Setup of oak:
Design alu_top, start of the top module:
module alu_top (
    input clk,
    input [15:0] a,
    input [15:0] b,
    input [5:0] alufn,
    input fail,
    output reg z,
    output reg v,
    output reg n,
    output reg [15:0] out
  );
  reg [15:0] a_q;
  reg [15:0] b_q;
  reg [5:0] alufn_q;
  reg fail_q;
  wire alu_z;
  wire alu_v;
  wire alu_n;
  wire [15:0] alu_out;
  alu_13 alu (
    .a(a_q),
    .b(b_q),
    .alufn(alufn_q),
    .fail(fail_q),
    .z(alu_z),
    .v(alu_v),
    .n(alu_n),
    .out(alu_out)
  );
  always @(posedge clk) begin
    a_q <= a;
    b_q <= b;
    alufn_q <= alufn;
    fail_q <= fail;
    z <= alu_z;
    v <= alu_v;
    n <= alu_n;
    out <= alu_out;
  end
endmodule
clock: 64.1 ns
lec_check: 0
abc_area: 1
cap_margin: 20
core_margin: 2
core_utilization: 68
cts_cluster_diameter: 303
cts_cluster_size: 99
slew_margin: 20
tns_end_percent: 10
run.sh (not shown) runs the stock make flow with config.mk's settings and CLKGATE_MAP_FILE=.
oak: aborted in global routing (tool error)
Modified inputs, pine compared to oak
Settings: TNS_END_PERCENT no longer set, was 10; CTS_CLUSTER_DIAMETER no longer set, was 303; ABC_AREA no longer set, was 1; CTS_CLUSTER_SIZE no longer set, was 99; CORE_UTILIZATION now 65, was 68; the clock period (ns, I/O delays scaled along) now 65.3, was 64.1.
==> results <==
When the final numbers for oak and pine were put side by side, the multiplexer share of the synthesized area turned out to be greater in pine.
Compared with oak, pine shows a die outline height that is 9.7 um higher.
pine ends up with a mean cell area of the mapped netlist that is 0.91 um^2 higher than in oak.
Comparing oak and pine, the higher complex-gate fraction of the synthesized area was measured on pine.
pine vs oak, xor/xnor share of the synthesized area went down by 1.0 points.
pine: it failed with a tool error in clock tree synthesis, so there are no final results.
Compared with oak, pine shows die area higher by about 8%.
[inputs] birch vs pine
Settings: an added TNS_END_PERCENT of 5; a change of CORE_UTILIZATION from 65 to 58.
Notes after the runs:
birch vs pine: cell total after placement up slightly. birch and pine: no clean run. In the summary table, birch is marked failed, with error GRT-0232 raised in global routing. Reported for birch and pine, yosys synthesis chip area turned out identical to the last digit. pine has a lower horizontal die dimension than birch. Placed wire-length estimate after detailed placement: higher on pine. As of birch, die area had risen by more than 10% compared to pine. Number of primary I/O pins came out exactly the same in birch and pine.
Relative to birch, the following input files were edited for maple:
Settings: CORE_UTILIZATION: 58 -> 72; TNS_END_PERCENT: 5 -> unset; CAP_MARGIN: 20 -> 35; the clock period (ns, I/O delays scaled along): 65.3 -> 19.9.
==> comparison <==
Seen in the log of maple: DPL-0038 during detailed placement, after which the run never completed.
On cell area after synthesis, maple and birch are basically level.
In the tables for maple and birch, die size reads lower with maple.
On routability congestion estimate from global placement: maple sits above birch.
For die boundary height, dividing the value from birch by the value from maple gives 1.11.
From maple to birch, number of standard cells reported by yosys did not move at all.
Comparing maple and birch, the higher initial standard-cell utilization of the core was measured on maple.
As far as share of the yosys chip area belonging to registers goes, birch and maple are indistinguishable; the numbers are identical.
maple ended with less site row count than birch.
From maple to birch, arithmetic-cell share of the synthesized area counting full adders, half adders and majority gates did not move at all.
Compared with birch, maple shows core area lower by 15000 um^2.
maple ended up with a lower die span in x than birch did.

* * *

## v32
alu_top again, from the RTL that the note above started with.
Settings: LEC_CHECK=0, CAP_MARGIN=20, CORE_MARGIN=2, CORE_UTILIZATION=50, CTS_CLUSTER_DIAMETER=393, SLEW_MARGIN=20, TNS_END_PERCENT=100; clock period 65.6 ns.
Status v32: flow complete, layout not clean - setup timing
For v29, these inputs were changed with respect to v32:
# v32
export LEC_CHECK = 0
export CAP_MARGIN = 20
export CORE_MARGIN = 2
export CORE_UTILIZATION = 50
export CTS_CLUSTER_DIAMETER = 393
export SLEW_MARGIN = 20
export TNS_END_PERCENT = 100
create_clock -name core_clock -period 65.6 [get_ports {clk}]
# v29
export LEC_CHECK = 0
export CAP_MARGIN = 20
export CORE_MARGIN = 2
export CORE_UTILIZATION = 12
export SLEW_MARGIN = 20
create_clock -name core_clock -period 97.0 [get_ports {clk}]
Findings:
What v32 reported for core area has to be multiplied by 4.2 to get the figure for v29. Of v29 and v32, the run reporting the higher total routing usage reported by global routing was v32. v29 — area added between synthesis and finish 39 points lower, v32 as reference. On number of nets in the final layout, the lower figure sits with v29, not v32. Routing usage on met1 in v29 is 41 points lower than in v32. v29 completed; timing, DRC and antenna clean. Number of well taps went up by more than 100% going from v32 to v29. Area: v29 vs v32 -> v29 smaller. Wire: v29 routes less than v32.
Input-level comparison between v50 and v29:
# v29
export LEC_CHECK = 0
export CAP_MARGIN = 20
export CORE_MARGIN = 2
export CORE_UTILIZATION = 12
export SLEW_MARGIN = 20
create_clock -name core_clock -period 97.0 [get_ports {clk}]
# v50
export LEC_CHECK = 0
export CAP_MARGIN = 20
export CORE_MARGIN = 2
export CORE_UTILIZATION = 40
export CTS_CLUSTER_SIZE = 77
export SETUP_SLACK_MARGIN = 5.0
export SLEW_MARGIN = 20
create_clock -name core_clock -period 80.0 [get_ports {clk}]
## What came out
The final report for v50 shows a completed flow and a layout that fails verification, specifically capacitance limit, slew limit.
Critical path depth was higher in v50 than in v29.
Relative to v29, the number of antenna cells inserted of v50 is lower by 42.
Final critical-path required period, v50 and v29: lower on v50
The pin count of the biggest net entering global routing of v50 is higher than that of v29.
Utilization v29 -> v50: up

* * *

alu_top again, from the RTL that the note above started with.
clock: 47.4 ns
lec_check: 0
cap_margin: 15
cell_pad_in_sites_global_placement: 2
core_aspect_ratio: 0.94
core_margin: 2
core_utilization: 28
cts_cluster_size: 100
gpl_timing_driven: 0
hold_slack_margin: -0.09
max_routing_layer: met5
place_density: 0.91
setup_slack_margin: -2.0
slew_margin: 20
The starting point completed and failed the layout checks on setup timing.
Edit:
==> flow/config.mk (replaced) <==
export PLATFORM = sky130hd
export DESIGN_NAME = alu_top
export DESIGN_NICKNAME = alu_top
export VERILOG_FILES = /design/flow/design.v
export SDC_FILE = /design/flow/constraint.sdc
export NUM_CORES = 4
export LEC_CHECK = 0
export CAP_MARGIN = 15
export CELL_PAD_IN_SITES_GLOBAL_PLACEMENT = 2
export CORE_ASPECT_RATIO = 1.89
export CORE_MARGIN = 2
export CORE_UTILIZATION = 70
export CTS_CLUSTER_DIAMETER = 357
export CTS_CLUSTER_SIZE = 32
export HOLD_SLACK_MARGIN = -0.09
export MAX_ROUTING_LAYER = met5
export SETUP_SLACK_MARGIN = -1.75
export SLEW_MARGIN = 20
==> flow/constraint.sdc (replaced) <==
create_clock -name core_clock -period 17.4 [get_ports {clk}]
set_input_delay 3.4800 -clock core_clock [delete_from_list [all_inputs] [get_ports {clk}]]
set_output_delay 3.4800 -clock core_clock [all_outputs]
set_load 0.01 [all_outputs]
Now the flow died in 3_1_place_gp_skip_io, error GPL-0301.
Area after synthesis is unchanged.
Synthesized cell count is unchanged.
Die area came out lower by 59%.
Edit:
==> flow/config.mk (replaced) <==
export PLATFORM = sky130hd
export DESIGN_NAME = alu_top
export DESIGN_NICKNAME = alu_top
export VERILOG_FILES = /design/flow/design.v
export SDC_FILE = /design/flow/constraint.sdc
export NUM_CORES = 4
export LEC_CHECK = 0
export CAP_MARGIN = 20
export CORE_MARGIN = 2
export CORE_UTILIZATION = 23
export SLEW_MARGIN = 20
==> flow/constraint.sdc (replaced) <==
create_clock -name core_clock -period 77.8 [get_ports {clk}]
set_input_delay 15.5600 -clock core_clock [delete_from_list [all_inputs] [get_ports {clk}]]
set_output_delay 15.5600 -clock core_clock [all_outputs]
set_load 0.01 [all_outputs]
Effect: With this change the flow produced a clean layout; area after synthesis does not change; die size increases to 3.0 times its value; synthesized cell count is unchanged.
Edit:
--- a/flow/config.mk
+++ b/flow/config.mk
@@ -8,4 +8,6 @@
 export CAP_MARGIN = 20
 export CORE_MARGIN = 2
-export CORE_UTILIZATION = 23
+export CORE_UTILIZATION = 68
+export CTS_CLUSTER_DIAMETER = 303
+export CTS_CLUSTER_SIZE = 99
 export SLEW_MARGIN = 20
==> flow/constraint.sdc (replaced) <==
create_clock -name core_clock -period 64.1 [get_ports {clk}]
set_input_delay 12.8200 -clock core_clock [delete_from_list [all_inputs] [get_ports {clk}]]
set_output_delay 12.8200 -clock core_clock [all_outputs]
set_load 0.01 [all_outputs]
Effect: This time the run aborted during 4_1_cts on DPL-0038. Die size falls by well over a third. Area after synthesis does not change. Synthesized cell count is unchanged.
Edit:
--- a/flow/config.mk
+++ b/flow/config.mk
@@ -8,6 +8,4 @@
 export CAP_MARGIN = 20
 export CORE_MARGIN = 2
-export CORE_UTILIZATION = 68
-export CTS_CLUSTER_DIAMETER = 303
-export CTS_CLUSTER_SIZE = 99
+export CORE_UTILIZATION = 40
 export SLEW_MARGIN = 20
==> flow/constraint.sdc (replaced) <==
create_clock -name core_clock -period 80.0 [get_ports {clk}]
set_input_delay 16.0000 -clock core_clock [delete_from_list [all_inputs] [get_ports {clk}]]
set_output_delay 16.0000 -clock core_clock [all_outputs]
set_load 0.01 [all_outputs]
Now the flow completed without violations.
Die size came out higher by 69%.
Area after synthesis does not change.
Synthesized cell count does not change.
Edit:
--- a/flow/config.mk
+++ b/flow/config.mk
@@ -7,5 +7,10 @@
 export LEC_CHECK = 0
 export CAP_MARGIN = 20
+export CELL_PAD_IN_SITES_GLOBAL_PLACEMENT = 1
+export CORE_ASPECT_RATIO = 0.5
 export CORE_MARGIN = 2
-export CORE_UTILIZATION = 40
-export SLEW_MARGIN = 20
+export CORE_UTILIZATION = 53
+export CTS_CLUSTER_DIAMETER = 382
+export CTS_CLUSTER_SIZE = 100
+export PLACE_DENSITY_LB_ADDON = 0.28
+export SLEW_MARGIN = 5
After rerunning: Cell area goes down slightly. Critical path depth rises by 2. Sequential share of layout area barely changes. Via count increases slightly. Worst setup slack is worse by 510 ps. Hold slack gains 6.4 ps. Synthesized cell count stays the same. Non-clock buffer count decreases by 38. Wire length shrinks by a little under a tenth.

* * *

## run 1
Starting RTL as in the previous note.
make LEC_CHECK=0 CAP_MARGIN=15 CELL_PAD_IN_SITES_GLOBAL_PLACEMENT=2 CORE_ASPECT_RATIO=0.94 CORE_MARGIN=2 CORE_UTILIZATION=28 CTS_CLUSTER_SIZE=45 HOLD_SLACK_MARGIN=-0.09 MAX_ROUTING_LAYER=met5 PLACE_DENSITY=0.91 SETUP_SLACK_MARGIN=-2.0 SLEW_MARGIN=20 finish   # period 47.4 ns
| run 1 | all stages done | FAIL | negative setup slack |
Relative to run 1, the following input files were edited for run 2:
# run 1
export LEC_CHECK = 0
export CAP_MARGIN = 15
export CELL_PAD_IN_SITES_GLOBAL_PLACEMENT = 2
export CORE_ASPECT_RATIO = 0.94
export CORE_MARGIN = 2
export CORE_UTILIZATION = 28
export CTS_CLUSTER_SIZE = 45
export HOLD_SLACK_MARGIN = -0.09
export MAX_ROUTING_LAYER = met5
export PLACE_DENSITY = 0.91
export SETUP_SLACK_MARGIN = -2.0
export SLEW_MARGIN = 20
create_clock -name core_clock -period 47.4 [get_ports {clk}]
# run 2
export LEC_CHECK = 0
export CAP_MARGIN = 20
export CORE_MARGIN = 2
export CORE_UTILIZATION = 58
export SLEW_MARGIN = 20
create_clock -name core_clock -period 65.3 [get_ports {clk}]
### Flow results
- As far as area fraction in full adders, half adders and majority gates goes, run 1 and run 2 are indistinguishable; the numbers are identical.
- Higher starting utilization of the core area was reported by run 2, not run 1.
- Of run 2 and run 1, run 1 shows the higher core area, with run 2 below it.
- What run 2 reported for post-cts resize count has to be multiplied by 0.39 to get the figure for run 1.
- As far as Yosys chip area goes, run 2 and run 1 are indistinguishable; the numbers are identical.
- The flow ended early for run 2: it failed with a tool error in 5_1_grt.
- Against run 1, run 2 comes in 28% lower on standard-cell row count.
- Run 1 → run 2: tally of unique sky130hd cells used after synthesis essentially unchanged, worst-case setup slack after placement increased 18.66 ns, chip width decreased 32%, die size decreased 51%.
diff inputs: run 2 => run 3
# run 2
export LEC_CHECK = 0
export CAP_MARGIN = 20
export CORE_MARGIN = 2
export CORE_UTILIZATION = 58
export SLEW_MARGIN = 20
create_clock -name core_clock -period 65.3 [get_ports {clk}]
# run 3
export LEC_CHECK = 0
export CAP_MARGIN = 5
export CORE_MARGIN = 2
export CORE_UTILIZATION = 70
export SLEW_MARGIN = 20
create_clock -name core_clock -period 19.9 [get_ports {clk}]
Findings:
- Run 3 did not make it past 3_5_place_dp, where a tool error ended it.
- What ended run 2 was a tool error in 5_1_grt; the run never finished.
- Run 3 gives less vertical die dimension than run 2 did.
- Area of the placeable core on run 3 is down relative to run 2.
- Fraction of synthesized area in multiplexers delta (run 3 -> run 2): insignificant
Changes in run 4 relative to run 3:
# run 3
export LEC_CHECK = 0
export CAP_MARGIN = 5
export CORE_MARGIN = 2
export CORE_UTILIZATION = 70
export SLEW_MARGIN = 20
create_clock -name core_clock -period 19.9 [get_ports {clk}]
# run 4
export LEC_CHECK = 0
export CAP_MARGIN = 20
export CORE_MARGIN = 2
export CORE_UTILIZATION = 50
export SLEW_MARGIN = 20
export TNS_END_PERCENT = 100
create_clock -name core_clock -period 65.3 [get_ports {clk}]
Notes after the runs:
Post-synthesis instance area: run 3 vs run 4 identical. Compared with run 3, in run 4 die width up 46 um; overall die height rose 18%; routability congestion estimate dropped 9.7%. [flow] run 4 | stages: complete | final checks: fail | reason: negative setup slack. Re and-or/or-and share of the synthesized area: no difference whatsoever between run 4 and run 3. Run 3 → run 4: post-synthesis chip area from yosys about even; total die area went up by 39%.

* * *

alu_top again, from the RTL that the note above started with.
export LEC_CHECK = 0
export CAP_MARGIN = 40
export CELL_PAD_IN_SITES_GLOBAL_PLACEMENT = 1
export CORE_ASPECT_RATIO = 0.5
export CORE_MARGIN = 2
export CORE_UTILIZATION = 53
export CTS_CLUSTER_DIAMETER = 382
export CTS_CLUSTER_SIZE = 100
export PLACE_DENSITY_LB_ADDON = 0.29
export SLEW_MARGIN = 5
create_clock -name core_clock -period 80.0 [get_ports {clk}]
Then changed:
CAP_MARGIN = 20   (was 40)
CELL_PAD_IN_SITES_GLOBAL_PLACEMENT = not set   (was 1)
CORE_ASPECT_RATIO = not set   (was 0.5)
CORE_UTILIZATION = 70   (was 53)
CTS_CLUSTER_DIAMETER = not set   (was 382)
CTS_CLUSTER_SIZE = not set   (was 100)
PLACE_DENSITY_LB_ADDON = not set   (was 0.29)
SLEW_MARGIN = 20   (was 5)
clock period = 20.6 ns   (was 80.0 ns; I/O delays follow)
With this change the flow stopped in 3_5_place_dp, error DPL-0038.
Synthesized cell count is unchanged.
Die area shrinks by 24%.
Synthesized area does not change.
Then changed:
CORE_UTILIZATION = 65   (was 70)
clock period = 65.6 ns   (was 20.6 ns; I/O delays follow)
=>
- This time the run never finished: it broke off in 5_1_grt (GRT-0116)
- synthesized area does not change
- synthesized cell count does not change
- die size increases by 7.6%
Then changed:
ABC_AREA = 1   (was not set)
CORE_ASPECT_RATIO = 1.91   (was not set)
GPL_TIMING_DRIVEN = 0   (was not set)
TNS_END_PERCENT = 25   (was not set)
clock period = 80.0 ns   (was 65.6 ns; I/O delays follow)
Effect:
- The new run aborted during 5_1_grt with GRT-0116
- synthesized cell count rises by 11%
- die area came out lower by 2.9%
- area after synthesis goes down by 3.1%
Then changed:
CORE_ASPECT_RATIO = not set   (was 1.91)
CORE_UTILIZATION = 40   (was 65)
HOLD_SLACK_MARGIN = 0.03   (was not set)
TNS_END_PERCENT = not set   (was 25)
Now the flow passed the timing, DRC and antenna checks.
Die size grows by about 60%.
Synthesized area is unchanged.
Synthesized cell count stays the same.
Then changed:
ABC_AREA = not set   (was 1)
CELL_PAD_IN_SITES_GLOBAL_PLACEMENT = 0   (was not set)
CORE_UTILIZATION = 61   (was 40)
CTS_CLUSTER_SIZE = 77   (was not set)
GPL_ROUTABILITY_DRIVEN = 0   (was not set)
HOLD_SLACK_MARGIN = not set   (was 0.03)
MAX_ROUTING_LAYER = met4   (was not set)
MIN_ROUTING_LAYER = met2   (was not set)
PLACE_DENSITY_LB_ADDON = 0.15   (was not set)
SETUP_SLACK_MARGIN = 5.0   (was not set)
TNS_END_PERCENT = 75   (was not set)
After rerunning: The changed run stopped in 5_1_grt; synthesized cell count went down by 10%; synthesized area climbs by 3.2%; die size shrinks by 32%.
